File: flow/run.sh
#!/bin/bash
# the make line also repeats each setting of config.mk as NAME=value (left out here)
make -C /OpenROAD-flow-scripts/flow DESIGN_CONFIG=/design/flow/config.mk WORK_HOME=/design/flow/orfs CLKGATE_MAP_FILE= finish
File: flow/config.mk
export PLATFORM = sky130hd
export DESIGN_NAME = TPU
export DESIGN_NICKNAME = TPU
export VERILOG_FILES = /design/flow/design.v
export SDC_FILE = /design/flow/constraint.sdc
export NUM_CORES = 4
export LEC_CHECK = 0
export CAP_MARGIN = 35
export CELL_PAD_IN_SITES_DETAIL_PLACEMENT = 0
export CORE_ASPECT_RATIO = 0.6
export CORE_MARGIN = 2
export CORE_UTILIZATION = 64
export CTS_CLUSTER_DIAMETER = 369
export GPL_ROUTABILITY_DRIVEN = 0
export HOLD_SLACK_MARGIN = 0.0
export SLEW_MARGIN = 20
File: flow/constraint.sdc
create_clock -name core_clock -period 10.0 [get_ports {clk}]
set_input_delay 2.0000 -clock core_clock [delete_from_list [all_inputs] [get_ports {clk}]]
set_output_delay 2.0000 -clock core_clock [all_outputs]
set_load 0.01 [all_outputs]
File: flow/design.v
module PE(
    input           clk,
    input           rst_n,
    input           done,
    input [7:0]     west_in,
    input [7:0]     north_in,
    output reg [7:0]    east_out,
    output reg [7:0]    south_out,
    output reg [31:0]   result
);
reg [31:0] mult_res;
always @(negedge clk or negedge rst_n) begin
    if(!rst_n) begin
        east_out <= 8'b0;
        south_out <= 8'b0;
        result <= 32'b0;
        mult_res <= 32'b0;
    end
    else if(done) begin
        mult_res <= 32'b0;
        result <= 32'b0;
    end
    else begin
        mult_res <= west_in * north_in;
        result <= result + mult_res;
        east_out <= west_in;
        south_out <= north_in;
    end
end
endmodule
module TPU(
    clk,
    rst_n,
    in_valid,
    K,
    M,
    N,
    busy,
    A_wr_en,
    A_index,
    A_data_in,
    A_data_out,
    B_wr_en,
    B_index,
    B_data_in,
    B_data_out,
    C_wr_en,
    C_index,
    C_data_in,
    C_data_out
);
input               clk;
input               rst_n;
input               in_valid;
input [7:0]         K;
input [7:0]         M;
input [7:0]         N;
output reg          busy;
output reg          A_wr_en;
output reg [15:0]   A_index;
output reg [31:0]   A_data_in;
input      [31:0]   A_data_out;
output reg          B_wr_en;
output reg [15:0]   B_index;
output reg [31:0]   B_data_in;
input      [31:0]   B_data_out;
output reg          C_wr_en;
output reg [15:0]   C_index;
output reg [127:0]  C_data_in;
input      [127:0]  C_data_out;
integer i, j;
reg     done;
wire [7:0]      east_out[3:0][3:0];
wire [7:0]      south_out[3:0][3:0];
wire [127:0]    result[3:0];
reg [7:0]   A_data_reg [3:0][3:0];
reg [7:0]   B_data_reg [3:0][3:0];
reg [15:0]  counter;
reg [7:0]   K_reg, M_per_compute, M_reg, N_per_compute, N_reg;
reg [7:0]   M_div, M_mod, N_div, N_mod;
reg [7:0]   row_grp, col_grp;
PE P00(clk, rst_n, done, A_data_reg[0][0], B_data_reg[0][0], east_out[0][0], south_out[0][0], result[0][127:96]);
PE P01(clk, rst_n, done, east_out[0][0], B_data_reg[1][0], east_out[0][1], south_out[0][1], result[0][95:64]);
PE P02(clk, rst_n, done, east_out[0][1], B_data_reg[2][0], east_out[0][2], south_out[0][2], result[0][63:32]);
PE P03(clk, rst_n, done, east_out[0][2], B_data_reg[3][0], east_out[0][3], south_out[0][3], result[0][31:0]);
PE P10(clk, rst_n, done, A_data_reg[1][0], south_out[0][0], east_out[1][0], south_out[1][0], result[1][127:96]);
PE P11(clk, rst_n, done, east_out[1][0], south_out[0][1], east_out[1][1], south_out[1][1], result[1][95:64]);
PE P12(clk, rst_n, done, east_out[1][1], south_out[0][2], east_out[1][2], south_out[1][2], result[1][63:32]);
PE P13(clk, rst_n, done, east_out[1][2], south_out[0][3], east_out[1][3], south_out[1][3], result[1][31:0]);
PE P20(clk, rst_n, done, A_data_reg[2][0], south_out[1][0], east_out[2][0], south_out[2][0], result[2][127:96]);
PE P21(clk, rst_n, done, east_out[2][0], south_out[1][1], east_out[2][1], south_out[2][1], result[2][95:64]);
PE P22(clk, rst_n, done, east_out[2][1], south_out[1][2], east_out[2][2], south_out[2][2], result[2][63:32]);
PE P23(clk, rst_n, done, east_out[2][2], south_out[1][3], east_out[2][3], south_out[2][3], result[2][31:0]);
PE P30(clk, rst_n, done, A_data_reg[3][0], south_out[2][0], east_out[3][0], south_out[3][0], result[3][127:96]);
PE P31(clk, rst_n, done, east_out[3][0], south_out[2][1], east_out[3][1], south_out[3][1], result[3][95:64]);
PE P32(clk, rst_n, done, east_out[3][1], south_out[2][2], east_out[3][2], south_out[3][2], result[3][63:32]);
PE P33(clk, rst_n, done, east_out[3][2], south_out[2][3], east_out[3][3], south_out[3][3], result[3][31:0]);
always @ (posedge clk or negedge rst_n) begin
    if(!rst_n) begin
        busy <= 1'b0;
        done <= 1'b0;
        A_wr_en <= 1'b0;
        A_index <= 16'b0;
        A_data_in <= 32'b0;
        B_wr_en <= 1'b0;
        B_index <= 16'b0;
        B_data_in <= 32'b0;
        C_wr_en <= 1'b0;
        C_index <= 16'b0;
        C_data_in <= 128'b0;
        counter <= 16'b0;
        K_reg <= 8'b0;
        M_reg <= 8'b0;
        N_reg <= 8'b0;
        for(i=0; i<4; i=i+1) begin
            for(j=0; j<4; j=j+1) begin
                A_data_reg[i][j] <= 8'b0;
                B_data_reg[i][j] <= 8'b0;
            end
        end
    end
    else if(in_valid) begin
        busy <= 1'b1;
        done <= 1'b0;
        M_reg <= M;
        K_reg <= K;
        N_reg <= N;
        M_mod = M % 4;
        N_mod = N % 4;
        M_div = (M_mod == 0 ? M/4 : M/4 + 1);
        N_div = (N_mod == 0 ? N/4 : N/4 + 1);
        col_grp <= 8'b0;
        row_grp <= 8'b0;
    end
    else if(busy) begin
        done = 1'b0;
        N_per_compute = (col_grp+1 == N_div && N_mod != 0 ? N_mod : 4);
        M_per_compute = (row_grp+1 == M_div && M_mod != 0 ? M_mod : 4);
        for(i=0; i<4; i=i+1) begin
            A_data_reg[i][0] = A_data_reg[i][1];
            A_data_reg[i][1] = A_data_reg[i][2];
            A_data_reg[i][2] = A_data_reg[i][3];
            A_data_reg[i][3] = 8'b0;
            B_data_reg[i][0] = B_data_reg[i][1];
            B_data_reg[i][1] = B_data_reg[i][2];
            B_data_reg[i][2] = B_data_reg[i][3];
            B_data_reg[i][3] = 8'b0;
        end
        if(counter < K_reg) begin
            A_data_reg[0][0] = A_data_out[31: 24];
            A_data_reg[1][1] = A_data_out[23: 16];
            A_data_reg[2][2] = A_data_out[15: 8];
            A_data_reg[3][3] = A_data_out[7: 0];
            B_data_reg[0][0] = B_data_out[31: 24];
            B_data_reg[1][1] = B_data_out[23: 16];
            B_data_reg[2][2] = B_data_out[15: 8];
            B_data_reg[3][3] = B_data_out[7: 0];
        end
        if(counter < K_reg) begin
            A_index = A_index + 1;
            B_index = B_index + 1;
        end
        else begin
            A_index = (row_grp+1 == M_div ? 16'b0 : K_reg * (row_grp + 1));
            B_index = (row_grp+1 == M_div ? K_reg * (col_grp + 1) : K_reg * col_grp);
        end
        if(counter >= K_reg + N_per_compute) begin
            C_wr_en = 1'b1;
            C_index = col_grp * M_reg + row_grp * 4 + counter - K_reg - N_per_compute;
            C_data_in = result[counter - K_reg - N_per_compute];
        end
        else begin
            C_wr_en = 1'b0;
            C_index = 16'b0;
        end
        counter <= counter + 1;
        if(counter == K_reg + M_per_compute + N_per_compute) begin
            if(row_grp+1 == M_div && col_grp+1 == N_div) begin
                busy <= 1'b0;
                A_index = 16'b0;
                B_index = 16'b0;
            end
            else if(row_grp+1 < M_div) begin
                row_grp = row_grp + 1;
            end
            else if(row_grp+1 == M_div) begin
                col_grp = col_grp + 1;
                row_grp = 0;
            end
            done = 1'b1;
            counter <= 8'b0;
        end
    end
end
endmodule
==> results.py, run 1 <==
# Flow results
metrics = {
    "status": {
        "status": "finished clean",
    },
    "synth": {
        "synthAdderAreaFrac_pct": 26.2,
        "edf_count": 34,
        "synth-seq-cells": 1365,
        "postSynthSeqShare_pct": 31.5,
        "muxShareOfSynthArea_pct": 6.65,
        "synth_stat.cells": 11100,
        "synth_area_um2": 109000,
        "async_flop_share_pct": 97.5,
        "syn_area_per_cell_um2": 9.78,
        "yosysWarnings": 6,
        "synth_cell_types": 95,
        "ff_type": "dfrtn_1",
        "ys_area_um2": 109000,
        "yosysTopAreaCell": "dfrtn_1",
        "most_common_cell": "nand2_1",
        "syn_inst": 11100,
        "synth_top_area_share_pct": 22.0,
        "synth-simple-area-share_pct": 16.5,
        "synthTopLogicFamily": "adder cells",
        "ys_sh_aoi_pct": 8.19,
        "common_cells": "nand2_1, inv_1, ha_1, dfrtn_1, nor2_1",
        "area_leaders": "dfrtn_1, fa_1, ha_1, dfrtp_1, nand2_1",
        "yosys.area_share.xor_xnor_pct": 4.88,
    },
    "layout": {
        "fin_area_um2": 119000,
        "syn2layout_area_growth_pct": 9.20,
        "layout.nets": 13300,
        "fin_util_pct": 70.3,
    },
    "power": {
        "comb-power_mw": 20.0,
        "p_leak_nw": 58.9,
        "p_int_mw": 19.4,
        "vdd_drop_max_v": 0.000489,
        "powerSeq_mw": 9.63,
        "sw_frac_of_total_pct": 45.0,
        "p_per_area_nw_per_um2": 297,
        "power_frac_comb_pct": 56.6,
        "total_power_mw": 35.4,
        "pwr-share-seq_pct": 27.2,
        "pwr.group.clock_mw": 5.71,
        "p_switching_mw": 15.9,
        "power_frac_clock_pct": 16.1,
        "maxPowerGroup": "combinational cells",
    },
    "worst_setup_path": {
        "crit_type": "reg2reg",
        "path_max_fanout": 10,
        "crit_slowest_cell": "fa_1",
        "critPathLaunchType": "flip-flop",
        "r2r_start": "B_data_reg[3][2]",
        "critical-path-top-delay-family": "adder cells",
        "cp.required_ns": 5.63,
        "cp.arrival_ns": 5.41,
        "cpPeakStageDelay_ns": 0.55,
        "critPathBufInv": 2,
        "rr_endpoint": "P03.mult_res[15]",
        "worst-path-stages": 15,
        "crit_path_end_kind": "flip-flop",
        "crit_path_frequent_cell": "fa_1",
        "path_cells": "and2_1 -> fa_1 -> fa_1 -> inv_1 -> fa_1 -> inv_1 -> fa_1 -> ha_1 -> a21oi_1 -> nor2b_1 -> o21a_1 -> o41ai_2 -> o21ai_0 -> a31oi_1 -> mux2_2",
        "crit_path_start": "B_data_reg[3][2]",
        "rrSetupSlack_ns": 0.22,
        "r2r_cells": 15,
        "crit_path_end": "P03.mult_res[15]",
    },
    "global_route": {
        "antenna_found_initial": 15,
        "grt_usage_pct": 33.7,
        "grt_pass1_vias": 80100,
        "grt_pass1_wl_um": 458000,
        "grt_max_degree": 173,
        "overflow": 0,
    },
    "sta": {
        "slew_viol_final": 0,
        "hold_viol_final": 0,
        "slew_headroom_pct": 31.4,
        "finalClockSkew_ns": 0.0473,
        "finalSetupViolations": 0,
        "worst_pin_slew_ns": 1.03,
    },
    "routing": {
        "drtAntennaViolNets": 0,
        "wl_um": 289000,
        "detail_route.first_pass.iterations": 6,
        "drc_errors": 0,
        "viasPerCell": 5.94,
        "vias": 80800,
        "drt_iter0_markers": 7259,
        "wl_per_cell_um": 21.2,
    },
    "placed_design": {
        "hpwl_um": 220000,
        "io_buffer_count": 268,
        "dpl-instance-area_um2": 114000,
    },
    "clock_tree": {
        "cts_tree": "yes",
        "post_cts_buffers": 0,
        "postCtsHoldBufs": 0,
        "cts.sinks": 1365,
        "clock_latency_ns": 0.81,
        "cts-htree-levels": 4,
        "cts-root-buf": "clkbuf_16",
        "path_clk_slew_ns": 0.07,
        "cts-buffers-inserted": 146,
        "clockBufferDepth": 4,
    },
    "floorplan": {
        "boundaryPins": 463,
        "fp-utilization_pct": 64.4,
        "dieArea_um2": 174000,
        "die_h_um": 324,
        "core-area_um2": 169000,
        "die_w_um": 537,
        "rows": 117,
    },
    "run": {
        "warnings": 188,
        "cap_violations": 0,
    },
    "min_path": {
        "whs_path_depth": 2,
        "hp-class": "reg2reg",
        "worst_hold_path.endpoint": "A_data_reg[1][2]",
        "hold_start": "A_data_reg[0][2]",
    },
}
[stage by stage]
stage | hold WS, ns | cells | setup TNS [ns] | setup slack, ns
2_1_floorplan | 0.439 | 11200 | 0 | 0.386
5_1_grt | 0.493 | 13600 | -0.000803 | -0.000803
4_1_cts | 0.468 | 13600 | 0 | 0.0685
3_3_place_gp | 0.449 | 13300 | 0 | 0.192
6_report | 0.468 | 13600 | 0 | 0.218
3_5_place_dp | 0.451 | 13300 | 0 | 0.121
[final cells by class]
cell class                      count  area (um2)
Clock buffer                      206        4300
Antenna cell                        3        7.51
Inverter                         1144        4290
Clock inverter                     50         636
Multi-Input combinational cell   8164       68400
Sequential cell                  1365       34300
Fill cell                       12700       50300
Timing Repair Buffer              424        4230
Tap cell                         2261        2830
[layer usage]
layer / track usage [%] / part of all wire [%] / vias to the layer above
met5: 0 / 0.030 / -
met4: 7.03 / 2.1 / 12
met3: 9.65 / 10 / 351
met2: 45.3 / 40 / 3067
met1: 53.6 / 48 / 40500
li1: - / - / 37000
[repair_timing]
item,in CTS,in global routing
gates resized,0,13
hold endpoints to repair,0,0
endpoints found under the setup margin,0,9
==> run 2, diff against run 1 <==
Settings changed: ABC_AREA from default to 1, CAP_MARGIN 35 to 20, CELL_PAD_IN_SITES_DETAIL_PLACEMENT 0 to default, CELL_PAD_IN_SITES_GLOBAL_PLACEMENT from default to 2, CORE_ASPECT_RATIO 0.6 to 1.89, CORE_MARGIN 2 to 5, CORE_UTILIZATION 64 to 40, CTS_CLUSTER_DIAMETER 369 to default, GPL_TIMING_DRIVEN from default to 0, HOLD_SLACK_MARGIN 0.0 to 0.13, MAX_ROUTING_LAYER from default to met4, SETUP_SLACK_MARGIN from default to 1.68, SLEW_MARGIN 20 to 15.
==> run 2 against run 1 <==
  * Highest routed layer is now met4
  * Non-clock buffer count rose by 779
  * Critical path type unchanged
  * Global-route usage fell by 0.34 points
  * Sequential share of layout area decreased by 2.7 points
  * Synthesized cell count rose by 29%
  * First-iteration DRC count decreased by 26%
  * Largest cell class unchanged
  * Design area increased by 10%
  * Die area increased by 67%
  * Sequential power is 25% lower
==> results.py, run 2 <==
# Flow results
metrics = {
    "sta": {
        "worst_pin_slew_ns": 1.19,
        "hold_viol_final": 0,
        "slew_viol_final": 0,
        "rsz0062_at_grt": "yes",
        "finalSetupViolations": 0,
        "slew_headroom_pct": 20.9,
        "finalClockSkew_ns": 0.0877,
    },
    "global_route": {
        "use_met1_pct": 29.3,
        "grt_max_degree": 157,
        "grt_usage_pct": 33.4,
        "overflow": 0,
        "grt-busiest-layer": "met2",
        "grt_pass1_wl_um": 687000,
        "antenna_found_initial": 41,
        "grt_pass1_vias": 104000,
        "use_met2_pct": 60.6,
        "use_met3_pct": 3.67,
    },
    "worst_setup_path": {
        "cp.required_ns": 5.74,
        "path_cells": "buf_8 -> nand2_4 -> fa_1 -> fa_1 -> inv_2 -> fa_1 -> inv_1 -> fa_1 -> inv_2 -> ha_4 -> buf_6 -> inv_4 -> o221ai_4 -> nand2_1 -> nand4_1 -> nand2_1 -> inv_2 -> o21ai_1 -> nand2_1 -> o21ai_2 -> a21oi_4",
        "critPathLaunchType": "flip-flop",
        "rrSetupSlack_ns": 0.48,
        "crit_path_frequent_cell": "fa_1",
        "crit_path_end": "P01.mult_res[14]",
        "cp.arrival_ns": 5.26,
        "crit_path_end_kind": "flip-flop",
        "crit_type": "reg2reg",
        "critical-path-top-delay-family": "adder cells",
        "crit_path_start": "B_data_reg[11][3]",
        "worst-path-stages": 21,
        "rr_endpoint": "P01.mult_res[14]",
        "crit_slowest_cell": "fa_1",
        "critPathBufInv": 7,
        "r2r_start": "B_data_reg[11][3]",
        "r2r_cells": 21,
        "path_max_fanout": 12,
        "cpPeakStageDelay_ns": 0.54,
    },
    "synth": {
        "synth-simple-area-share_pct": 19.3,
        "synth_area_um2": 112000,
        "synth_stat.cells": 14400,
        "muxShareOfSynthArea_pct": 0,
        "yosys.area_share.xor_xnor_pct": 1.68,
        "async_flop_share_pct": 97.5,
        "synth_cell_types": 61,
        "edf_count": 34,
        "yosysTopAreaCell": "dfrtn_1",
        "syn_area_per_cell_um2": 7.75,
        "ff_type": "dfrtn_1",
        "ys_area_um2": 112000,
        "syn_inst": 14400,
        "synth-seq-cells": 1365,
        "area_leaders": "dfrtn_1, fa_1, nand2_1, ha_1, inv_1",
        "ys_sh_aoi_pct": 10.9,
        "common_cells": "nand2_1, inv_1, o21ai_0, ha_1, dfrtn_1",
        "yosysWarnings": 6,
        "postSynthSeqShare_pct": 30.7,
        "most_common_cell": "nand2_1",
        "synthAdderAreaFrac_pct": 25.6,
        "synthTopLogicFamily": "adder cells",
        "synth_top_area_share_pct": 21.5,
    },
    "clock_tree": {
        "cts_tree": "yes",
        "postCtsHoldBufs": 0,
        "cts-buffers-inserted": 156,
        "clock_latency_ns": 0.88,
        "clockBufferDepth": 4,
        "path_clk_slew_ns": 0.06,
        "cts-root-buf": "clkbuf_16",
        "cts-htree-levels": 4,
        "cts.sinks": 1365,
    },
    "min_path": {
        "hold_start": "P01.result[21]",
        "hp-class": "reg2reg",
        "whs_path_depth": 1,
        "worst_hold_path.endpoint": "P01.result[21]",
    },
    "layout": {
        "syn2layout_area_growth_pct": 17.6,
        "nFillCells": 28100,
        "layout.nets": 17200,
        "fin_area_um2": 131000,
    },
    "power": {
        "p_int_mw": 13.2,
        "p_switching_mw": 9.37,
        "total_power_mw": 22.6,
        "comb-power_mw": 9.01,
        "power_frac_comb_pct": 40.0,
        "vdd_drop_max_v": 0.000541,
        "maxPowerGroup": "combinational cells",
        "power_frac_clock_pct": 27.8,
        "pwr-share-seq_pct": 32.2,
        "p_leak_nw": 69.8,
        "powerSeq_mw": 7.26,
        "sw_frac_of_total_pct": 41.6,
        "p_per_area_nw_per_um2": 172,
        "pwr.group.clock_mw": 6.28,
    },
    "routing": {
        "detail_route.first_pass.iterations": 8,
        "vias": 99300,
        "drt_iter0_markers": 5390,
        "viasPerCell": 5.20,
        "wl_um": 479000,
        "drtAntennaViolNets": 0,
        "wl_per_cell_um": 25.1,
        "drc_errors": 0,
    },
    "floorplan": {
        "boundaryPins": 463,
        "die_h_um": 737,
        "die_w_um": 394,
        "core-area_um2": 278000,
        "fp-utilization_pct": 40.2,
        "rows": 266,
        "dieArea_um2": 291000,
    },
    "placed_design": {
        "io_buffer_count": 267,
        "dpl-instance-area_um2": 121000,
        "hpwl_um": 391000,
    },
    "run": {
        "warnings": 191,
        "cap_violations": 0,
    },
    "status": {
        "status": "finished clean",
    },
}
## run 2: layout make-up
type,count,area (um2),area share (%)
Clock inverter,72,905,0.689
Tap cell,3618,4530,3.45
Buffer,676,3870,2.95
Clock buffer,205,4460,3.40
Multi-Input combinational cell,9732,67000,51.0
Antenna cell,166,415,0.316
Sequential cell,1365,34300,26.1
Timing Repair Buffer,527,5570,4.24
Inverter,2720,10300,7.82
## run 2: per-layer routing
layer  part of all wire, %  routed length (um)  up-vias
met2                    52              249000     2638
met5                     0                   0        -
met1                    31              149000    48700
met3                   3.7               17800     1221
met4                    13               62600        0
li1                      -                   -    46800
## run 2: what timing repair did
item | 4_1_cts | 5_1_grt
setup buffers | 138 | 65
endpoints found under the setup margin | 332 | 423
pin swaps | 194 | 205
cloned | 0 | 4
resized | 340 | 370
## run 2: stage by stage
stage	hold WS [ns]	cells	util (%)	worst slack, ns	setup TNS [ns]
6_report	0.417	19100	47.3	0.482	0
5_1_grt	0.439	19100	47.3	0.349	0
4_1_cts	0.424	18800	46.5	0.531	0
3_5_place_dp	0.421	18400	43.6	-0.157	-0.389
3_3_place_gp	0.398	18400	43.2	-61.56	-
2_1_floorplan	0.376	14500	-	1.15	0
==> run 3, diff against run 2 <==
Settings changed: ABC_AREA 1 to 0, CAP_MARGIN 20 to 15, CELL_PAD_IN_SITES_GLOBAL_PLACEMENT 2 to default, CORE_ASPECT_RATIO 1.89 to 1.0, CORE_MARGIN 5 to 2, CORE_UTILIZATION 40 to 72, CTS_CLUSTER_DIAMETER from default to 28, CTS_CLUSTER_SIZE from default to 43, GPL_ROUTABILITY_DRIVEN 0 to default, GPL_TIMING_DRIVEN 0 to 1, HOLD_SLACK_MARGIN 0.13 to -0.05, MAX_ROUTING_LAYER met4 to default, SETUP_SLACK_MARGIN 1.68 to 1.57, SLEW_MARGIN 15 to 20.
Clock period 10.0 ns to 5.47 ns, I/O delays scaled along.
==> run 3 against run 2 <==
  * Now fails the layout checks on max-capacitance violations, max-slew violations, negative setup slack
  * Utilization is 43 points higher
  * Clock-buffer cell count increased by 247
  * Clock power grew to 3.5 times the previous value
  * Power rose to 4.0 times the previous value
  * Routed wire length down 19%
  * Largest cell class unchanged
  * Final cell count is 24% lower
  * Setup slack worse by 2.7 ns
  * Die area is 47% lower
  * Critical path depth decreased by 4
  * Sequential power increased by 140%
  * Design area increased by 3.7%
  * Clock skew rose by 0.012 ns
==> results.py, run 3 <==
# Flow results
metrics = {
    "routing": {
        "viasPerCell": 6.74,
        "wirelength_met1_um": 132000,
        "met3_length_um": 49900,
        "wl_um": 390000,
        "vias": 97300,
        "highest_layer": "met5",
        "wl_met2_um": 176000,
        "drtAntennaViolNets": 0,
        "drt_iter0_markers": 12500,
        "wl_per_cell_um": 27.0,
        "drc_errors": 0,
        "detail_route.first_pass.iterations": 9,
    },
    "sta": {
        "hold_viol_final": 0,
        "finalSetupViolations": 95,
        "slew_viol_final": 3,
        "finalClockSkew_ns": 0.0997,
        "rsz0062_at_grt": "yes",
        "slew_headroom_pct": -84.4,
        "worst_pin_slew_ns": 2.70,
        "worst_slack_ns": -2.24,
    },
    "synth": {
        "muxShareOfSynthArea_pct": 6.65,
        "synth_cell_types": 95,
        "synth-simple-area-share_pct": 16.5,
        "postSynthSeqShare_pct": 31.5,
        "syn_area_per_cell_um2": 9.78,
        "yosysWarnings": 6,
        "edf_count": 34,
        "ff_type": "dfrtn_1",
        "ys_sh_aoi_pct": 8.19,
        "synth_stat.cells": 11100,
        "synth-seq-cells": 1365,
        "yosysTopAreaCell": "dfrtn_1",
        "syn_inst": 11100,
        "synth_area_um2": 109000,
        "async_flop_share_pct": 97.5,
        "synthTopLogicFamily": "adder cells",
        "yosys.area_share.xor_xnor_pct": 4.88,
        "synth_top_area_share_pct": 22.0,
        "synthAdderAreaFrac_pct": 26.2,
        "common_cells": "nand2_1, inv_1, ha_1, dfrtn_1, nor2_1",
        "area_leaders": "dfrtn_1, fa_1, ha_1, dfrtp_1, nand2_1",
        "most_common_cell": "nand2_1",
        "ys_area_um2": 109000,
    },
    "power": {
        "power_frac_comb_pct": 55.6,
        "power_frac_clock_pct": 24.6,
        "total_power_mw": 89.4,
        "p_leak_nw": 66.9,
        "sw_frac_of_total_pct": 44.3,
        "powerSeq_mw": 17.7,
        "vdd_drop_max_v": 0.000681,
        "maxPowerGroup": "combinational cells",
        "comb-power_mw": 49.7,
        "p_int_mw": 49.8,
        "p_switching_mw": 39.6,
        "pwr.group.clock_mw": 22.0,
        "pwr-share-seq_pct": 19.8,
        "p_per_area_nw_per_um2": 656,
    },
    "worst_setup_path": {
        "path_max_fanout": 6,
        "cp.required_ns": 3.44,
        "cp.arrival_ns": 5.68,
        "crit_path_end_kind": "flip-flop",
        "critPathBufInv": 3,
        "r2r_cells": 17,
        "r2r_start": "B_data_reg[11][2]",
        "crit_path_start": "B_data_reg[11][2]",
        "rr_endpoint": "P01.mult_res[15]",
        "path_cells": "buf_6 -> and2_4 -> ha_4 -> fa_1 -> ha_4 -> inv_2 -> fa_1 -> inv_2 -> fa_2 -> a21o_1 -> a21oi_4 -> nor2b_1 -> o21a_2 -> o41ai_4 -> o21ai_2 -> a31oi_1 -> mux2_2",
        "crit_path_end": "P01.mult_res[15]",
        "crit_type": "reg2reg",
        "worst-path-stages": 17,
        "critPathLaunchType": "flip-flop",
        "cpPeakStageDelay_ns": 0.54,
        "rrSetupSlack_ns": -2.24,
        "critical-path-top-delay-family": "adder cells",
        "crit_slowest_cell": "o41ai_4",
    },
    "clock_tree": {
        "cts_tree": "yes",
        "clockBufferDepth": 4,
        "path_clk_slew_ns": 0.05,
        "cts.sinks": 1365,
        "cts-buffers-inserted": 355,
        "clock_latency_ns": 0.96,
        "cts-htree-levels": 5,
        "cts-root-buf": "clkbuf_16",
    },
    "placed_design": {
        "gp_congestion": 0.964,
        "dp.cells": 13500,
        "io_buffer_count": 268,
        "hpwl_um": 225000,
    },
    "floorplan": {
        "boundaryPins": 463,
        "core-area_um2": 150000,
        "fp-utilization_pct": 72.6,
        "die_w_um": 393,
        "rows": 142,
        "dieArea_um2": 155000,
        "die_h_um": 393,
    },
    "layout": {
        "fin_cells": 14400,
        "syn2layout_area_growth_pct": 24.9,
        "comb_area_um2": 72300,
        "ff_latch_area_um2": 34400,
        "fin_util_pct": 90.7,
        "layout.nets": 14200,
        "nFillCells": 5845,
    },
    "global_route": {
        "grt_pass1_vias": 98400,
        "grt_usage_pct": 45.3,
        "overflow": 0,
        "grt_max_degree": 168,
        "antenna_found_initial": 37,
        "grt_pass1_wl_um": 544000,
    },
    "run": {
        "warnings": 176,
        "cap_violations": 1,
    },
    "status": {
        "status": "complete, but fails checks",
        "so_faults": "max-capacitance violations, max-slew violations, negative setup slack",
    },
    "min_path": {
        "hp-class": "in2async",
    },
}
==> run 3: layer usage <==
| metal | up-vias | track usage (%) |
|---|---|---|
| met5 | - | 0.191 |
| li1 | 38900 | - |
| met3 | 2771 | 13.0 |
| met1 | 47200 | 56.8 |
| met4 | 44 | 24.4 |
| met2 | 8369 | 71.4 |
==> run 3: metrics by stage <==
step                worst slack, ns  TNS [ns]  area (um2)  hold WS [ns]
global route                  -2.26   -123.68      136000        0.0742
detailed placement            -1.82    -95.38      118000         0.450
finish                        -2.24   -114.98      136000         0.102
global placement              -1.66    -89.02      118000         0.448
CTS                           -1.70    -95.78      134000        0.0787
floorplan                     -1.65    -75.31      111000         0.439
==> run 3: cell type report <==
| class | count | share of cell area, % |
|---|---|---|
| flip-flops and latches | 1365 | 25.2 |
| well taps | 2016 | 1.85 |
| inverters | 1144 | 3.17 |
| diodes | 16 | 0.0294 |
| clock inverters | 186 | 1.64 |
| clock buffers | 452 | 7.40 |
| repair buffers | 1093 | 7.56 |
| multi-input cells | 8165 | 53.1 |
==> run 3: repair_timing <==
| action | 4_1_cts | 5_1_grt |
|---|---|---|
| cloned | 2 | 11 |
| gates resized | 364 | 316 |
| pin swaps | 281 | 207 |
| hold buffers | 0 | 0 |
| endpoints found under the setup margin | 1164 | 1165 |
| buffers inserted | 144 | 102 |
==> run 4, diff against run 3 <==
Settings changed: ABC_AREA 0 to default, CAP_MARGIN 15 to 35, CORE_ASPECT_RATIO 1.0 to default, CORE_UTILIZATION 72 to 44, CTS_CLUSTER_DIAMETER 28 to default, CTS_CLUSTER_SIZE 43 to default, GPL_TIMING_DRIVEN 1 to default, HOLD_SLACK_MARGIN -0.05 to 0.13, SETUP_SLACK_MARGIN 1.57 to default, SLEW_MARGIN 20 to 35.
Clock period 5.47 ns to 10.0 ns, I/O delays scaled along.
==> run 4 against run 3 <==
  * The run now finishes clean
  * Routed wire length is 28% lower
  * Clock-buffer cell count shrank 222
  * Final cell count rose by 1.9%
  * Sequential cell count unchanged
  * Area after synthesis unchanged
  * Synthesized cell count unchanged
  * Combinational power shrank 61%
  * Sequential share of layout area is 3.1 points higher
  * Utilization down 41 points
  * Largest cell class unchanged
  * Largest power group unchanged
==> results.py, run 4 <==
# Flow results
metrics = {
    "status": {
        "status": "finished clean",
    },
    "sta": {
        "rsz0062_at_grt": "no",
        "worst_pin_slew_ns": 0.905,
        "finalSetupViolations": 0,
        "hold_viol_final": 0,
        "slew_viol_final": 0,
        "whs_ns": 0.463,
        "finalClockSkew_ns": 0.116,
        "worst_slack_ns": 0.172,
        "setup_tns_ns": 0,
        "slew_headroom_pct": 39.6,
    },
    "synth": {
        "syn_inst": 11100,
        "postSynthSeqShare_pct": 31.5,
        "async_flop_share_pct": 97.5,
        "most_common_cell": "nand2_1",
        "common_cells": "nand2_1, inv_1, ha_1, dfrtn_1, nor2_1",
        "edf_count": 34,
        "synth-seq-cells": 1365,
        "synthTopLogicFamily": "adder cells",
        "yosys.area_share.xor_xnor_pct": 4.88,
        "synth_area_um2": 109000,
        "synth_cell_types": 95,
        "ys_area_um2": 109000,
        "ff_type": "dfrtn_1",
        "syn_area_per_cell_um2": 9.78,
        "synth-simple-area-share_pct": 16.5,
        "muxShareOfSynthArea_pct": 6.65,
        "area_leaders": "dfrtn_1, fa_1, ha_1, dfrtp_1, nand2_1",
        "yosysWarnings": 6,
        "synth_stat.cells": 11100,
        "synth_top_area_share_pct": 22.0,
        "yosysTopAreaCell": "dfrtn_1",
        "synthAdderAreaFrac_pct": 26.2,
        "ys_sh_aoi_pct": 8.19,
    },
    "clock_tree": {
        "cts-buffers-inserted": 162,
        "cts_tree": "yes",
        "postCtsHoldBufs": 0,
        "cts_resized": 0,
        "cts-htree-levels": 4,
        "cts.sinks": 1365,
        "clockBufferDepth": 3,
        "post_cts_buffers": 0,
        "clock_latency_ns": 0.83,
        "cts-root-buf": "clkbuf_16",
        "path_clk_slew_ns": 0.06,
    },
    "worst_setup_path": {
        "crit_path_frequent_cell": "fa_1",
        "crit_path_end_kind": "flip-flop",
        "critical-path-top-delay-family": "adder cells",
        "crit_type": "reg2reg",
        "path_cells": "and2_1 -> fa_1 -> fa_1 -> inv_1 -> fa_1 -> inv_1 -> fa_1 -> ha_1 -> a21oi_1 -> nor2b_1 -> o21a_1 -> o41ai_1 -> o21ai_0 -> a31oi_1 -> mux2_2",
        "worst-path-stages": 15,
        "critPathLaunchType": "flip-flop",
        "critPathBufInv": 2,
        "rrSetupSlack_ns": 0.17,
        "crit_path_start": "B_data_reg[15][2]",
        "rr_endpoint": "P00.mult_res[15]",
        "r2r_start": "B_data_reg[15][2]",
        "cp.required_ns": 5.59,
        "cpPeakStageDelay_ns": 0.52,
        "path_max_fanout": 7,
        "cp.arrival_ns": 5.42,
        "r2r_cells": 15,
        "crit_path_end": "P00.mult_res[15]",
        "crit_slowest_cell": "fa_1",
    },
    "routing": {
        "wirelength_met1_um": 131000,
        "highest_layer": "met5",
        "drc_errors": 0,
        "met3_length_um": 19600,
        "viasPerCell": 5.37,
        "drt_iter0_markers": 5536,
        "wl_met2_um": 124000,
        "detail_route.first_pass.iterations": 6,
        "wl_per_cell_um": 19.1,
        "drtAntennaViolNets": 0,
        "vias": 79000,
        "wl_um": 281000,
    },
    "power": {
        "powerSeq_mw": 9.55,
        "sw_frac_of_total_pct": 44.2,
        "p_switching_mw": 15.6,
        "power_frac_clock_pct": 17.8,
        "pwr-share-seq_pct": 27.0,
        "vdd_drop_max_v": 0.000209,
        "maxPowerGroup": "combinational cells",
        "p_leak_nw": 59.3,
        "power_frac_comb_pct": 55.3,
        "p_per_area_nw_per_um2": 292,
        "pwr.group.clock_mw": 6.29,
        "comb-power_mw": 19.6,
        "p_int_mw": 19.8,
    },
    "global_route": {
        "grt_usage_pct": 22.6,
        "overflow": 0,
        "grt_max_degree": 184,
        "grt_pass1_vias": 81200,
        "antenna_found_initial": 20,
        "grt_pass1_wl_um": 452000,
    },
    "floorplan": {
        "boundaryPins": 463,
        "dieArea_um2": 252000,
        "core-area_um2": 246000,
        "fp-utilization_pct": 44.3,
        "die_w_um": 502,
        "die_h_um": 502,
        "rows": 182,
    },
    "run": {
        "warnings": 179,
        "cap_violations": 0,
    },
    "layout": {
        "syn2layout_area_growth_pct": 11.2,
        "layout.nets": 13300,
        "fin_area_um2": 121000,
        "nFillCells": 22700,
        "fin_cells": 14700,
    },
    "min_path": {
        "hold_start": "A_data_reg[1][0]",
        "worst_hold_path.endpoint": "A_data_reg[2][0]",
        "whs_path_depth": 2,
        "hp-class": "reg2reg",
    },
    "placed_design": {
        "gp_congestion": 0.901,
        "io_buffer_count": 268,
        "dpl-instance-area_um2": 115000,
        "dp.cells": 14400,
        "hpwl_um": 216000,
        "dp_slack_ns": 0.145,
    },
}
==> run 4: final cells by class <==
class | instances | area [um2] | area share, %
Multi-Input combinational cell | 8164 | 68500 | 56.5
Sequential cell | 1365 | 34300 | 28.3
Clock buffer | 230 | 4720 | 3.90
Inverter | 1144 | 4290 | 3.54
Timing Repair Buffer | 425 | 4250 | 3.50
Tap cell | 3312 | 4140 | 3.42
Clock inverter | 72 | 956 | 0.789
Antenna cell | 4 | 10.0 | 0.00826
==> run 4: metrics by stage <==
stage	utilization [%]	total power [mW]
after floorplan	-	23.2
after global placement	46.8	28.5
after detailed placement	46.8	29.0
after CTS	49.2	35.5
after global routing	49.2	38.6
final	49.2	35.4
==> run 4: routing by layer <==
layer	global-route usage, %	vias to the layer above
met5	0	-
met3	5.22	406
met1	32.2	39700
li1	-	37000
met4	6.37	2
met2	34.2	1876
==> run 5, diff against run 4 <==
Settings changed: CAP_MARGIN 35 to 5, CELL_PAD_IN_SITES_GLOBAL_PLACEMENT from default to 2, CORE_UTILIZATION 44 to 38, HOLD_SLACK_MARGIN 0.13 to default, MIN_ROUTING_LAYER from default to met1, PLACE_DENSITY from default to 0.45, SLEW_MARGIN 35 to 40, TNS_END_PERCENT from default to 20.
Clock period 10.0 ns to 6.76 ns, I/O delays scaled along.
==> run 5 against run 4 <==
  * The layout now fails its checks (negative setup slack)
  * Sequential share of layout area down 1.1 points
  * Highest routed layer unchanged
  * Critical endpoint is now P20.mult_res[15]
  * Critical path type unchanged
  * Final cell count up 6.0%
  * Die area up 16%
  * Critical path depth unchanged
  * Setup slack worse by 1.2 ns
==> results.py, run 5 <==
# Flow results
metrics = {
    "worst_setup_path": {
        "worst-path-stages": 15,
        "critPathBufInv": 2,
        "cpPeakStageDelay_ns": 0.52,
        "crit_path_end_kind": "flip-flop",
        "cp.arrival_ns": 5.02,
        "critical-path-top-delay-family": "adder cells",
        "path_cells": "and2_4 -> fa_2 -> fa_1 -> inv_2 -> fa_1 -> inv_1 -> fa_1 -> ha_4 -> a21oi_2 -> nor2b_1 -> o21a_1 -> o41ai_4 -> o21ai_2 -> a31oi_1 -> mux2_2",
        "r2r_cells": 15,
        "crit_path_end": "P20.mult_res[15]",
        "crit_path_start": "A_data_reg[7][2]",
        "rrSetupSlack_ns": -0.99,
        "cp.required_ns": 4.02,
        "rr_endpoint": "P20.mult_res[15]",
        "critPathLaunchType": "flip-flop",
        "crit_slowest_cell": "fa_1",
        "r2r_start": "A_data_reg[7][2]",
        "path_max_fanout": 5,
        "crit_path_frequent_cell": "fa_1",
        "crit_type": "reg2reg",
    },
    "global_route": {
        "grt_max_degree": 112,
        "antenna_found_initial": 41,
        "grt_usage_pct": 22.5,
        "grt_pass1_vias": 83300,
        "overflow": 0,
        "grt_pass1_wl_um": 508000,
    },
    "clock_tree": {
        "postCtsHoldBufs": 0,
        "cts-root-buf": "clkbuf_16",
        "cts.sinks": 1365,
        "path_clk_slew_ns": 0.06,
        "cts-htree-levels": 4,
        "cts-buffers-inserted": 181,
        "clockBufferDepth": 4,
        "clock_latency_ns": 0.87,
        "cts_tree": "yes",
    },
    "synth": {
        "synthAdderAreaFrac_pct": 26.2,
        "synth-seq-cells": 1365,
        "yosysTopAreaCell": "dfrtn_1",
        "area_leaders": "dfrtn_1, fa_1, ha_1, dfrtp_1, nand2_1",
        "ys_sh_aoi_pct": 8.19,
        "ys_area_um2": 109000,
        "syn_inst": 11100,
        "ff_type": "dfrtn_1",
        "syn_area_per_cell_um2": 9.78,
        "synthTopLogicFamily": "adder cells",
        "synth_area_um2": 109000,
        "async_flop_share_pct": 97.5,
        "edf_count": 34,
        "postSynthSeqShare_pct": 31.5,
        "yosysWarnings": 6,
        "synth_top_area_share_pct": 22.0,
        "common_cells": "nand2_1, inv_1, ha_1, dfrtn_1, nor2_1",
        "synth-simple-area-share_pct": 16.5,
        "muxShareOfSynthArea_pct": 6.65,
        "yosys.area_share.xor_xnor_pct": 4.88,
        "synth_stat.cells": 11100,
        "most_common_cell": "nand2_1",
        "synth_cell_types": 95,
    },
    "status": {
        "so_faults": "negative setup slack",
        "status": "complete, but fails checks",
    },
    "sta": {
        "setup_tns_ns": -40.99,
        "slew_headroom_pct": 40.2,
        "worst_slack_ns": -0.995,
        "finalSetupViolations": 70,
        "slew_viol_final": 0,
        "hold_viol_final": 0,
        "finalClockSkew_ns": 0.0737,
        "rsz0062_at_grt": "yes",
        "whs_ns": 0.463,
        "worst_pin_slew_ns": 0.896,
    },
    "routing": {
        "detail_route.first_pass.iterations": 6,
        "drtAntennaViolNets": 0,
        "vias": 79600,
        "drc_errors": 0,
        "drt_iter0_markers": 4388,
        "viasPerCell": 5.10,
        "wl_um": 327000,
        "wl_per_cell_um": 21.0,
    },
    "power": {
        "total_power_mw": 56.5,
        "maxPowerGroup": "combinational cells",
        "vdd_drop_max_v": 0.000300,
        "p_leak_nw": 61.6,
        "power_frac_clock_pct": 17.1,
        "sw_frac_of_total_pct": 44.8,
        "pwr-share-seq_pct": 25.2,
        "p_int_mw": 31.2,
        "pwr.group.clock_mw": 9.64,
        "comb-power_mw": 32.6,
        "powerSeq_mw": 14.2,
        "power_frac_comb_pct": 57.7,
        "p_per_area_nw_per_um2": 447,
        "p_switching_mw": 25.3,
    },
    "floorplan": {
        "boundaryPins": 463,
        "rows": 196,
        "die_h_um": 540,
        "die_w_um": 540,
        "core-area_um2": 285000,
        "fp-utilization_pct": 38.2,
        "dieArea_um2": 291000,
    },
    "placed_design": {
        "gp_congestion": 0.832,
        "dpl-instance-area_um2": 119000,
        "dp.cells": 15200,
        "dp_slack_ns": -1.16,
        "hpwl_um": 256000,
        "io_buffer_count": 268,
    },
    "layout": {
        "syn2layout_area_growth_pct": 15.8,
        "fin_area_um2": 126000,
        "nFillCells": 27600,
        "fin_cells": 15600,
        "layout.nets": 13700,
        "ff_latch_area_um2": 34400,
        "fin_util_pct": 44.3,
        "comb_area_um2": 69400,
    },
    "min_path": {
        "worst_hold_path.endpoint": "A_data_reg[1][0]",
        "whs_path_depth": 2,
        "hold_start": "A_data_reg[0][0]",
        "hp-class": "reg2reg",
    },
    "run": {
        "warnings": 172,
        "cap_violations": 0,
    },
}
-- run 5: final cells by class --
cell class                 count  share of cell area, %
sequential                  1365                   27.2
clock inverter                78                  0.504
clock buffer                 254                   4.15
antenna                       10                 0.0198
multi-input combinational   8164                   55.0
tap                         3762                   3.73
timing repair buffer         816                   6.00
inverter                    1144                   3.40
-- run 5: repair_timing --
action,in CTS,in global routing
setup endpoints to repair,71,77
hold endpoints to repair,0,0
setup buffers,47,4
gates resized,129,81
pin swaps,148,64
-- run 5: per-layer routing --
metal | GRT usage (%) | routed length, um
met1 | 32.5 | 157000
met2 | 34.4 | 143000
met3 | 4.14 | 17400
met4 | 5.74 | 8870
met5 | 0.411 | 378
==> run 6, diff against run 5 <==
Settings changed: CAP_MARGIN 5 to 20, CELL_PAD_IN_SITES_GLOBAL_PLACEMENT 2 to default, CORE_UTILIZATION 38 to 40, MIN_ROUTING_LAYER met1 to default, PLACE_DENSITY 0.45 to default, SLEW_MARGIN 40 to 20, TNS_END_PERCENT 20 to default.
Clock period 6.76 ns to 13.7 ns, I/O delays scaled along.
==> run 6 against run 5 <==
  * Now clean on timing, DRC and antenna
  * Hold slack got worse by 0.0069 ns
  * Critical path depth did not move
  * Sequential power decreased by about 50%
  * Sequential cell count unchanged
  * Clock skew grew 0.012 ns
  * Final cell count down 4.4%
  * Power shrank 54%
  * Non-clock buffer count is 470 lower
  * Setup slack gained 2.8 ns
  * Critical endpoint is now P03.mult_res[15]
  * Largest cell class unchanged
==> results.py, run 6 <==
# Flow results
metrics = {
    "synth": {
        "syn_area_per_cell_um2": 9.78,
        "synth_area_um2": 109000,
        "muxShareOfSynthArea_pct": 6.65,
        "ff_type": "dfrtn_1",
        "yosysTopAreaCell": "dfrtn_1",
        "ys_area_um2": 109000,
        "synth-seq-cells": 1365,
        "area_leaders": "dfrtn_1, fa_1, ha_1, dfrtp_1, nand2_1",
        "async_flop_share_pct": 97.5,
        "synth_top_area_share_pct": 22.0,
        "edf_count": 34,
        "ys_sh_aoi_pct": 8.19,
        "common_cells": "nand2_1, inv_1, ha_1, dfrtn_1, nor2_1",
        "yosys.area_share.xor_xnor_pct": 4.88,
        "synthAdderAreaFrac_pct": 26.2,
        "syn_inst": 11100,
        "synth_cell_types": 95,
        "most_common_cell": "nand2_1",
        "postSynthSeqShare_pct": 31.5,
        "synth_stat.cells": 11100,
        "synth-simple-area-share_pct": 16.5,
        "synthTopLogicFamily": "adder cells",
        "yosysWarnings": 6,
    },
    "power": {
        "p_switching_mw": 11.4,
        "p_per_area_nw_per_um2": 215,
        "power_frac_clock_pct": 18.6,
        "power_frac_comb_pct": 54.3,
        "p_int_mw": 14.6,
        "comb-power_mw": 14.1,
        "vdd_drop_max_v": 0.000228,
        "pwr-share-seq_pct": 27.2,
        "sw_frac_of_total_pct": 43.9,
        "maxPowerGroup": "combinational cells",
        "p_leak_nw": 59.0,
        "pwr.group.clock_mw": 4.83,
        "powerSeq_mw": 7.07,
    },
    "sta": {
        "slew_headroom_pct": 19.6,
        "hold_viol_final": 0,
        "worst_pin_slew_ns": 1.20,
        "whs_ns": 0.456,
        "setup_tns_ns": 0,
        "slew_viol_final": 0,
        "finalClockSkew_ns": 0.0854,
        "finalSetupViolations": 0,
        "rsz0062_at_grt": "no",
    },
    "clock_tree": {
        "cts_tree": "yes",
        "clock_latency_ns": 0.88,
        "post_cts_buffers": 0,
        "path_clk_slew_ns": 0.05,
        "cts.sinks": 1365,
        "cts-htree-levels": 4,
        "cts-buffers-inserted": 173,
        "cts-root-buf": "clkbuf_16",
        "clockBufferDepth": 4,
        "postCtsHoldBufs": 0,
        "cts_resized": 0,
    },
    "worst_setup_path": {
        "crit_path_frequent_cell": "fa_1",
        "path_max_fanout": 10,
        "cp.arrival_ns": 5.68,
        "crit_type": "reg2reg",
        "crit_path_start": "B_data_reg[3][2]",
        "crit_path_end": "P03.mult_res[15]",
        "cp.required_ns": 7.48,
        "critPathLaunchType": "flip-flop",
        "rr_endpoint": "P03.mult_res[15]",
        "worst-path-stages": 15,
        "critical-path-top-delay-family": "adder cells",
        "path_cells": "and2_1 -> fa_1 -> fa_1 -> inv_1 -> fa_1 -> inv_1 -> fa_1 -> ha_1 -> a21oi_1 -> nor2b_1 -> o21a_1 -> o41ai_1 -> o21ai_0 -> a31oi_1 -> mux2_2",
        "rrSetupSlack_ns": 1.80,
        "r2r_cells": 15,
        "crit_path_end_kind": "flip-flop",
        "r2r_start": "B_data_reg[3][2]",
        "cpPeakStageDelay_ns": 0.53,
        "critPathBufInv": 2,
        "crit_slowest_cell": "dfrtp_1",
    },
    "global_route": {
        "grt_usage_pct": 20.3,
        "antenna_found_initial": 22,
        "grt_max_degree": 199,
        "overflow": 0,
        "grt_pass1_wl_um": 454000,
        "grt_pass1_vias": 80800,
    },
    "routing": {
        "drtAntennaViolNets": 0,
        "detail_route.first_pass.iterations": 8,
        "wl_um": 281000,
        "viasPerCell": 5.29,
        "drc_errors": 0,
        "vias": 78900,
        "wl_per_cell_um": 18.9,
        "drt_iter0_markers": 5031,
    },
    "placed_design": {
        "dp.cells": 14600,
        "hpwl_um": 213000,
        "io_buffer_count": 268,
        "gp_congestion": 0.883,
    },
    "floorplan": {
        "dieArea_um2": 277000,
        "die_h_um": 526,
        "fp-utilization_pct": 40.2,
        "rows": 191,
        "core-area_um2": 271000,
        "die_w_um": 526,
        "boundaryPins": 463,
    },
    "run": {
        "warnings": 190,
        "cap_violations": 0,
    },
    "min_path": {
        "worst_hold_path.endpoint": "A_data_reg[11][2]",
        "hold_start": "A_data_reg[10][2]",
        "whs_path_depth": 2,
        "hp-class": "reg2reg",
    },
    "layout": {
        "fin_cells": 14900,
        "nFillCells": 25800,
        "syn2layout_area_growth_pct": 11.0,
        "layout.nets": 13200,
    },
    "status": {
        "status": "finished clean",
    },
}
[run 6: layer usage]
layer  share of wire (%)  vias up  routed length, um  global-route usage (%)
met5               0.029        -                 82                       0
met4                 2.3       12               6430                    4.86
met3                 5.9      378              16600                    3.37
met2                  44     1898             125000                    31.5
met1                  47    39700             134000                    29.6
li1                    -    36800                  -                       -
[run 6: final cells by class]
cell class              instances  area [um2]  share of cell area, %
well taps                    3570        4470                   3.69
repair buffers                346        3500                   2.89
diodes                         12        30.0                 0.0248
multi-input cells            8164       68400                   56.5
inverters                    1144        4290                   3.55
clock buffers                 236        5180                   4.28
flip-flops and latches       1365       34300                   28.4
clock inverters                77         865                  0.714
[run 6: metrics by stage]
step / area, um2 / setup slack [ns] / power [mW] / util, %
floorplan: 109000 / 2.24 / 16.9 / -
global placement: 115000 / 1.88 / 20.7 / 42.4
detailed placement: 115000 / 1.81 / 21.1 / 42.4
CTS: 121000 / 1.72 / 26.2 / 44.6
global route: 121000 / 1.47 / 28.3 / 44.7
finish: 121000 / 1.80 / 26.0 / 44.7
==> run 7, diff against run 6 <==
Settings changed: ABC_AREA from default to 0, CORE_ASPECT_RATIO from default to 0.81, CORE_MARGIN 2 to 10, CORE_UTILIZATION 40 to 66, CTS_CLUSTER_DIAMETER from default to 117, GPL_TIMING_DRIVEN from default to 0, PLACE_DENSITY_LB_ADDON from default to 0.23, SETUP_SLACK_MARGIN from default to 0.07.
Clock period 13.7 ns to 14.4 ns, I/O delays scaled along.
==> run 7 against run 6 <==
  * Sequential share of layout area increased by 0.097 points
  * Clock power decreased by 16%
  * Clock-buffer cell count decreased by 28
  * Critical path depth increased by 1
  * Global-route usage increased by 15 points
  * Combinational power increased by 4%
  * Critical endpoint is now P30.mult_res[15]
  * Highest routed layer unchanged
==> results.py, run 7 <==
# Flow results
metrics = {
    "synth": {
        "synth_top_area_share_pct": 22.0,
        "syn_area_per_cell_um2": 9.78,
        "edf_count": 34,
        "synth_area_um2": 109000,
        "synthTopLogicFamily": "adder cells",
        "synth-seq-cells": 1365,
        "syn_inst": 11100,
        "synth_stat.cells": 11100,
        "most_common_cell": "nand2_1",
        "synth_cell_types": 95,
        "ys_sh_aoi_pct": 8.19,
        "async_flop_share_pct": 97.5,
        "common_cells": "nand2_1, inv_1, ha_1, dfrtn_1, nor2_1",
        "postSynthSeqShare_pct": 31.5,
        "area_leaders": "dfrtn_1, fa_1, ha_1, dfrtp_1, nand2_1",
        "synthAdderAreaFrac_pct": 26.2,
        "muxShareOfSynthArea_pct": 6.65,
        "yosys.area_share.xor_xnor_pct": 4.88,
        "yosysTopAreaCell": "dfrtn_1",
        "ff_type": "dfrtn_1",
        "yosysWarnings": 6,
        "ys_area_um2": 109000,
        "synth-simple-area-share_pct": 16.5,
    },
    "global_route": {
        "grt_pass1_vias": 86200,
        "antenna_found_initial": 19,
        "grt_usage_pct": 35.0,
        "grt_max_degree": 154,
        "overflow": 0,
        "grt_pass1_wl_um": 497000,
    },
    "layout": {
        "syn2layout_area_growth_pct": 10.6,
        "fin_cells": 14000,
        "fin_area_um2": 121000,
        "fin_util_pct": 73.3,
        "nFillCells": 11600,
        "layout.nets": 13700,
    },
    "worst_setup_path": {
        "crit_path_start": "A_data_reg[3][3]",
        "critPathBufInv": 3,
        "critPathLaunchType": "flip-flop",
        "critical-path-top-delay-family": "adder cells",
        "r2r_cells": 16,
        "r2r_start": "A_data_reg[3][3]",
        "rr_endpoint": "P30.mult_res[15]",
        "crit_slowest_cell": "fa_1",
        "rrSetupSlack_ns": 1.56,
        "crit_type": "reg2reg",
        "cpPeakStageDelay_ns": 0.54,
        "cp.arrival_ns": 6.19,
        "crit_path_end": "P30.mult_res[15]",
        "path_cells": "clkbuf_1 -> and2_1 -> fa_1 -> fa_1 -> inv_1 -> fa_1 -> inv_1 -> fa_1 -> ha_1 -> a21oi_1 -> o21ai_0 -> and2_1 -> o41ai_1 -> o21ai_0 -> a31oi_1 -> mux2_2",
        "crit_path_frequent_cell": "fa_1",
        "path_max_fanout": 10,
        "cp.required_ns": 7.75,
        "crit_path_end_kind": "flip-flop",
        "worst-path-stages": 16,
    },
    "floorplan": {
        "fp-utilization_pct": 66.3,
        "rows": 134,
        "die_w_um": 472,
        "dieArea_um2": 182000,
        "boundaryPins": 463,
        "core-area_um2": 164000,
        "die_h_um": 386,
    },
    "sta": {
        "worst_pin_slew_ns": 1.24,
        "whs_ns": 0.461,
        "finalSetupViolations": 0,
        "hold_viol_final": 0,
        "finalClockSkew_ns": 0.103,
        "slew_headroom_pct": 17.1,
        "rsz0062_at_grt": "no",
        "worst_slack_ns": 1.56,
        "setup_tns_ns": 0,
        "slew_viol_final": 0,
    },
    "placed_design": {
        "dp_slack_ns": 1.70,
        "io_buffer_count": 268,
        "hpwl_um": 250000,
        "dp.cells": 13700,
        "gp_congestion": 0.992,
        "dpl-instance-area_um2": 115000,
    },
    "min_path": {
        "worst_hold_path.endpoint": "B_data_reg[7][5]",
        "hp-class": "reg2reg",
        "whs_path_depth": 2,
        "hold_start": "B_data_reg[6][5]",
    },
    "power": {
        "p_leak_nw": 59.4,
        "p_switching_mw": 11.4,
        "power_frac_comb_pct": 58.7,
        "comb-power_mw": 14.6,
        "pwr-share-seq_pct": 25.0,
        "total_power_mw": 24.9,
        "pwr.group.clock_mw": 4.05,
        "p_per_area_nw_per_um2": 207,
        "power_frac_clock_pct": 16.2,
        "vdd_drop_max_v": 0.000155,
        "maxPowerGroup": "combinational cells",
        "powerSeq_mw": 6.24,
        "p_int_mw": 13.6,
        "sw_frac_of_total_pct": 45.6,
    },
    "clock_tree": {
        "cts_resized": 0,
        "cts.sinks": 1365,
        "cts_tree": "yes",
        "cts-htree-levels": 4,
        "clock_latency_ns": 0.83,
        "clockBufferDepth": 3,
        "cts-buffers-inserted": 148,
        "postCtsHoldBufs": 0,
        "cts-root-buf": "clkbuf_16",
        "path_clk_slew_ns": 0.06,
        "post_cts_buffers": 0,
    },
    "routing": {
        "drtAntennaViolNets": 0,
        "drc_errors": 0,
        "drt_iter0_markers": 8412,
        "viasPerCell": 6.08,
        "wl_um": 320000,
        "wl_per_cell_um": 22.9,
        "vias": 85000,
        "detail_route.first_pass.iterations": 8,
    },
    "run": {
        "warnings": 191,
        "cap_violations": 0,
    },
    "status": {
        "status": "finished clean",
    },
}
[run 7: final cells by class]
cell class | instances | area [um2] | area share, %
Timing Repair Buffer | 297 | 3410 | 2.82
Multi-Input combinational cell | 8164 | 68300 | 56.6
Sequential cell | 1365 | 34300 | 28.5
Tap cell | 2176 | 2720 | 2.26
Clock buffer | 208 | 4290 | 3.55
Antenna cell | 10 | 25.0 | 0.0207
Clock inverter | 64 | 816 | 0.676
Inverter | 1144 | 4290 | 3.56
Buffer | 541 | 2430 | 2.02
[run 7: metal layers]
layer	wire length [um]	share of wire (%)	global-route usage [%]
met1	130000	41	47.7
met3	37300	12	10.8
met4	15900	5.0	15.6
met2	137000	43	51.6
met5	55	0.017	0
==> run 8, diff against run 7 <==
Settings changed: ABC_AREA 0 to default, CAP_MARGIN 20 to 35, CORE_ASPECT_RATIO 0.81 to 0.86, CORE_MARGIN 10 to 2, CORE_UTILIZATION 66 to 44, CTS_CLUSTER_DIAMETER 117 to 368, GPL_TIMING_DRIVEN 0 to default, HOLD_SLACK_MARGIN from default to 0.0, PLACE_DENSITY_LB_ADDON 0.23 to default, SETUP_SLACK_MARGIN 0.07 to default, SLEW_MARGIN 20 to 35.
Clock period 14.4 ns to 10.0 ns, I/O delays scaled along.
==> run 8 against run 7 <==
  * Still clean on timing, DRC and antenna
  * Via count down 6.6%
  * Global-route usage shrank 12 points
  * Sequential cell count stayed put
  * Hold slack worse by 0.015 ns
  * Combinational power rose by 36%
  * Sequential share of layout area down 0.091 points
  * Setup slack got worse by 1.3 ns
  * Register-to-register slack got worse by 1.3 ns
  * Clock-buffer cell count up 44
  * Die area up 38%
==> results.py, run 8 <==
# Flow results
metrics = {
    "synth": {
        "area_leaders": "dfrtn_1, fa_1, ha_1, dfrtp_1, nand2_1",
        "synth_stat.cells": 11100,
        "muxShareOfSynthArea_pct": 6.65,
        "synth-seq-cells": 1365,
        "syn_area_per_cell_um2": 9.78,
        "synth_top_area_share_pct": 22.0,
        "synthAdderAreaFrac_pct": 26.2,
        "common_cells": "nand2_1, inv_1, ha_1, dfrtn_1, nor2_1",
        "most_common_cell": "nand2_1",
        "synth_area_um2": 109000,
        "edf_count": 34,
        "ys_area_um2": 109000,
        "async_flop_share_pct": 97.5,
        "syn_inst": 11100,
        "synth-simple-area-share_pct": 16.5,
        "synth_cell_types": 95,
        "yosys.area_share.xor_xnor_pct": 4.88,
        "yosysTopAreaCell": "dfrtn_1",
        "postSynthSeqShare_pct": 31.5,
        "synthTopLogicFamily": "adder cells",
        "yosysWarnings": 6,
        "ys_sh_aoi_pct": 8.19,
        "ff_type": "dfrtn_1",
    },
    "worst_setup_path": {
        "r2r_cells": 15,
        "rrSetupSlack_ns": 0.26,
        "crit_path_frequent_cell": "fa_1",
        "crit_type": "reg2reg",
        "rr_endpoint": "P01.mult_res[15]",
        "cpPeakStageDelay_ns": 0.53,
        "critPathLaunchType": "flip-flop",
        "path_cells": "and2_1 -> fa_1 -> fa_1 -> inv_1 -> fa_1 -> inv_1 -> fa_1 -> ha_1 -> a21oi_1 -> nor2b_1 -> o21a_1 -> o41ai_2 -> o21ai_0 -> a31oi_1 -> mux2_2",
        "path_max_fanout": 7,
        "crit_slowest_cell": "fa_1",
        "critPathBufInv": 2,
        "critical-path-top-delay-family": "adder cells",
        "crit_path_end_kind": "flip-flop",
        "crit_path_start": "B_data_reg[11][2]",
        "crit_path_end": "P01.mult_res[15]",
        "worst-path-stages": 15,
        "r2r_start": "B_data_reg[11][2]",
        "cp.required_ns": 5.63,
        "cp.arrival_ns": 5.37,
    },
    "min_path": {
        "worst_hold_path.endpoint": "A_data_reg[6][3]",
        "hp-class": "reg2reg",
        "whs_path_depth": 2,
        "hold_start": "A_data_reg[5][3]",
    },
    "power": {
        "pwr-share-seq_pct": 26.8,
        "maxPowerGroup": "combinational cells",
        "p_int_mw": 19.9,
        "p_switching_mw": 16.0,
        "total_power_mw": 35.9,
        "power_frac_comb_pct": 55.5,
        "pwr.group.clock_mw": 6.35,
        "p_leak_nw": 59.2,
        "sw_frac_of_total_pct": 44.6,
        "p_per_area_nw_per_um2": 296,
        "powerSeq_mw": 9.60,
        "power_frac_clock_pct": 17.7,
        "vdd_drop_max_v": 0.000368,
        "comb-power_mw": 19.9,
    },
    "routing": {
        "drc_errors": 0,
        "viasPerCell": 5.42,
        "wl_per_cell_um": 19.6,
        "detail_route.first_pass.iterations": 6,
        "drtAntennaViolNets": 0,
        "wl_um": 287000,
        "drt_iter0_markers": 5784,
        "vias": 79300,
    },
    "layout": {
        "fin_area_um2": 121000,
        "nFillCells": 22600,
        "layout.nets": 13300,
        "fin_util_pct": 49.1,
        "fin_cells": 14600,
        "syn2layout_area_growth_pct": 11.0,
    },
    "floorplan": {
        "dieArea_um2": 252000,
        "core-area_um2": 247000,
        "boundaryPins": 463,
        "die_w_um": 541,
        "fp-utilization_pct": 44.2,
        "rows": 169,
        "die_h_um": 466,
    },
    "sta": {
        "whs_ns": 0.446,
        "slew_headroom_pct": 35.3,
        "slew_viol_final": 0,
        "worst_slack_ns": 0.258,
        "setup_tns_ns": 0,
        "hold_viol_final": 0,
        "rsz0062_at_grt": "no",
        "worst_pin_slew_ns": 0.971,
        "finalClockSkew_ns": 0.0795,
        "finalSetupViolations": 0,
    },
    "clock_tree": {
        "cts_tree": "yes",
        "cts-buffers-inserted": 171,
        "path_clk_slew_ns": 0.06,
        "clock_latency_ns": 0.88,
        "postCtsHoldBufs": 0,
        "clockBufferDepth": 4,
        "cts.sinks": 1365,
        "cts-root-buf": "clkbuf_16",
        "cts-htree-levels": 4,
    },
    "global_route": {
        "grt_usage_pct": 22.9,
        "grt_pass1_wl_um": 459000,
        "antenna_found_initial": 25,
        "grt_pass1_vias": 80400,
        "grt_max_degree": 169,
        "overflow": 0,
    },
    "run": {
        "warnings": 189,
        "cap_violations": 0,
    },
    "placed_design": {
        "dp.cells": 14300,
        "gp_congestion": 0.902,
        "dp_slack_ns": 0.113,
        "io_buffer_count": 268,
        "dpl-instance-area_um2": 115000,
        "hpwl_um": 219000,
    },
    "status": {
        "status": "finished clean",
    },
}
==> run 8: per-layer routing <==
layer	vias to the layer above	GRT usage (%)	routed length, um
met3	335	4.40	19900
met2	1956	33.1	120000
met4	18	4.76	5370
li1	37000	-	-
met1	40000	35.2	142000
met5	-	0	115
==> run 8: area by class of cell <==
class | instances | area, um2 | share of cell area [%]
Timing Repair Buffer | 406 | 4170 | 3.44
Clock buffer | 252 | 5050 | 4.17
Tap cell | 3249 | 4070 | 3.36
Inverter | 1144 | 4290 | 3.55
Clock inverter | 52 | 608 | 0.502
Multi-Input combinational cell | 8164 | 68500 | 56.6
Sequential cell | 1365 | 34300 | 28.4
Antenna cell | 6 | 15.0 | 0.0124
==> run 8: repair_timing <==
item                       4_1_cts  5_1_grt
setup endpoints to repair        0        9
gates resized                    0       13
buffers inserted                 0        0
==> run 9, diff against run 8 <==
Settings changed: CAP_MARGIN 35 to 15, CORE_ASPECT_RATIO 0.86 to default, CORE_UTILIZATION 44 to 70, CTS_CLUSTER_DIAMETER 368 to 29, CTS_CLUSTER_SIZE from default to 14, HOLD_SLACK_MARGIN 0.0 to default, MAX_ROUTING_LAYER from default to met4, SETUP_SLACK_MARGIN from default to 1.51, SLEW_MARGIN 35 to 20.
Clock period 10.0 ns to 5.56 ns, I/O delays scaled along.
==> run 9 against run 8 <==
  * Utilization increased by 38 points
  * Now fails the layout checks on negative setup slack
  * Non-clock buffer count rose by 647
  * Area after synthesis did not move
  * Register-to-register slack worse by 2.1 ns
  * Setup slack got worse by 2.1 ns
==> results.py, run 9 <==
# Flow results
metrics = {
    "run": {
        "warnings": 177,
        "cap_violations": 0,
    },
    "synth": {
        "area_leaders": "dfrtn_1, fa_1, ha_1, dfrtp_1, nand2_1",
        "synthAdderAreaFrac_pct": 26.2,
        "postSynthSeqShare_pct": 31.5,
        "synth_area_um2": 109000,
        "synth-simple-area-share_pct": 16.5,
        "async_flop_share_pct": 97.5,
        "synth-seq-cells": 1365,
        "syn_inst": 11100,
        "synth_cell_types": 95,
        "edf_count": 34,
        "synthTopLogicFamily": "adder cells",
        "synth_top_area_share_pct": 22.0,
        "common_cells": "nand2_1, inv_1, ha_1, dfrtn_1, nor2_1",
        "ys_area_um2": 109000,
        "synth_stat.cells": 11100,
        "yosysWarnings": 6,
        "yosysTopAreaCell": "dfrtn_1",
        "muxShareOfSynthArea_pct": 6.65,
        "yosys.area_share.xor_xnor_pct": 4.88,
        "ff_type": "dfrtn_1",
        "most_common_cell": "nand2_1",
        "syn_area_per_cell_um2": 9.78,
        "ys_sh_aoi_pct": 8.19,
    },
    "floorplan": {
        "boundaryPins": 463,
        "core-area_um2": 154000,
        "dieArea_um2": 159000,
        "die_h_um": 399,
        "die_w_um": 399,
        "rows": 144,
        "fp-utilization_pct": 70.6,
    },
    "min_path": {
        "hp-class": "in2async",
    },
    "placed_design": {
        "gp_congestion": 0.977,
        "dp_slack_ns": -1.72,
        "io_buffer_count": 268,
        "dpl-instance-area_um2": 118000,
        "hpwl_um": 226000,
    },
    "worst_setup_path": {
        "rr_endpoint": "P10.mult_res[14]",
        "crit_path_start": "A_data_reg[11][1]",
        "rrSetupSlack_ns": -1.80,
        "r2r_cells": 16,
        "critical-path-top-delay-family": "adder cells",
        "worst-path-stages": 16,
        "critPathLaunchType": "flip-flop",
        "crit_type": "reg2reg",
        "crit_path_end": "P10.mult_res[14]",
        "path_cells": "buf_4 -> buf_4 -> nand2_1 -> fa_1 -> fa_1 -> fa_1 -> fa_1 -> inv_1 -> ha_1 -> buf_4 -> nor3_2 -> nor2_1 -> a41oi_2 -> o21ai_1 -> xnor2_1 -> nor2_1",
        "crit_path_end_kind": "flip-flop",
        "critPathBufInv": 4,
        "cp.required_ns": 3.50,
        "cp.arrival_ns": 5.30,
        "crit_slowest_cell": "fa_1",
        "cpPeakStageDelay_ns": 0.60,
        "path_max_fanout": 4,
        "crit_path_frequent_cell": "fa_1",
        "r2r_start": "A_data_reg[11][1]",
    },
    "clock_tree": {
        "cts.sinks": 1365,
        "path_clk_slew_ns": 0.05,
        "cts-root-buf": "clkbuf_16",
        "clockBufferDepth": 4,
        "cts-buffers-inserted": 331,
        "clock_latency_ns": 0.96,
        "cts-htree-levels": 5,
        "postCtsHoldBufs": 0,
        "cts_tree": "yes",
    },
    "sta": {
        "finalClockSkew_ns": 0.0982,
        "rsz0062_at_grt": "yes",
        "whs_ns": 0.0545,
        "hold_viol_final": 0,
        "worst_pin_slew_ns": 1.13,
        "slew_viol_final": 0,
        "slew_headroom_pct": 24.4,
        "finalSetupViolations": 91,
        "worst_slack_ns": -1.80,
    },
    "routing": {
        "wl_um": 337000,
        "drc_errors": 0,
        "drtAntennaViolNets": 0,
        "detail_route.first_pass.iterations": 6,
        "viasPerCell": 6.27,
        "drt_iter0_markers": 9340,
        "vias": 90200,
        "wl_per_cell_um": 23.5,
    },
    "status": {
        "status": "complete, but fails checks",
        "so_faults": "negative setup slack",
    },
    "global_route": {
        "grt_usage_pct": 42.1,
        "grt_pass1_wl_um": 511000,
        "overflow": 0,
        "grt_pass1_vias": 93600,
        "grt_max_degree": 168,
        "antenna_found_initial": 23,
    },
    "layout": {
        "syn2layout_area_growth_pct": 23.1,
        "layout.nets": 14100,
        "fin_area_um2": 134000,
    },
    "power": {
        "pwr.group.clock_mw": 19.5,
        "comb-power_mw": 45.3,
        "power_frac_clock_pct": 23.8,
        "power_frac_comb_pct": 55.2,
        "sw_frac_of_total_pct": 43.0,
        "vdd_drop_max_v": 0.000576,
        "p_switching_mw": 35.2,
        "p_per_area_nw_per_um2": 611,
        "maxPowerGroup": "combinational cells",
        "p_int_mw": 46.7,
        "pwr-share-seq_pct": 20.9,
        "powerSeq_mw": 17.1,
        "total_power_mw": 81.9,
        "p_leak_nw": 65.9,
    },
}
==> run 9: layout make-up <==
cell class | count | area, um2
inverter | 1144 | 4310
timing repair buffer | 1053 | 9830
multi-input combinational | 8164 | 71900
fill | 7489 | 20200
sequential | 1365 | 34400
clock buffer | 414 | 9120
clock inverter | 177 | 2060
antenna | 16 | 40.0
tap | 2044 | 2560
==> run 9: metal layers <==
metal,global-route usage [%],part of all wire (%)
met1,54.0,38
met2,64.7,47
met3,9.54,10
met4,18.2,5.1
met5,-,0
==> run 9: metrics by stage <==
stage | util, % | instances | TNS (ns)
detailed placement | 76.7 | 13600 | -89.74
global placement | 76.7 | 13600 | -84.85
global route | 86.9 | 14400 | -108.99
CTS | 85.4 | 14300 | -90.66
finish | 86.9 | 14400 | -99.79
floorplan | - | 11200 | -71.61
==> run 9: what timing repair did <==
item                                    in CTS  in global routing
resized                                    300                274
pin swaps                                  279                230
buffers inserted                           105                104
gates cloned                                 0                  5
endpoints found under the setup margin    1164               1164
Power and IR drop assume default switching activity.
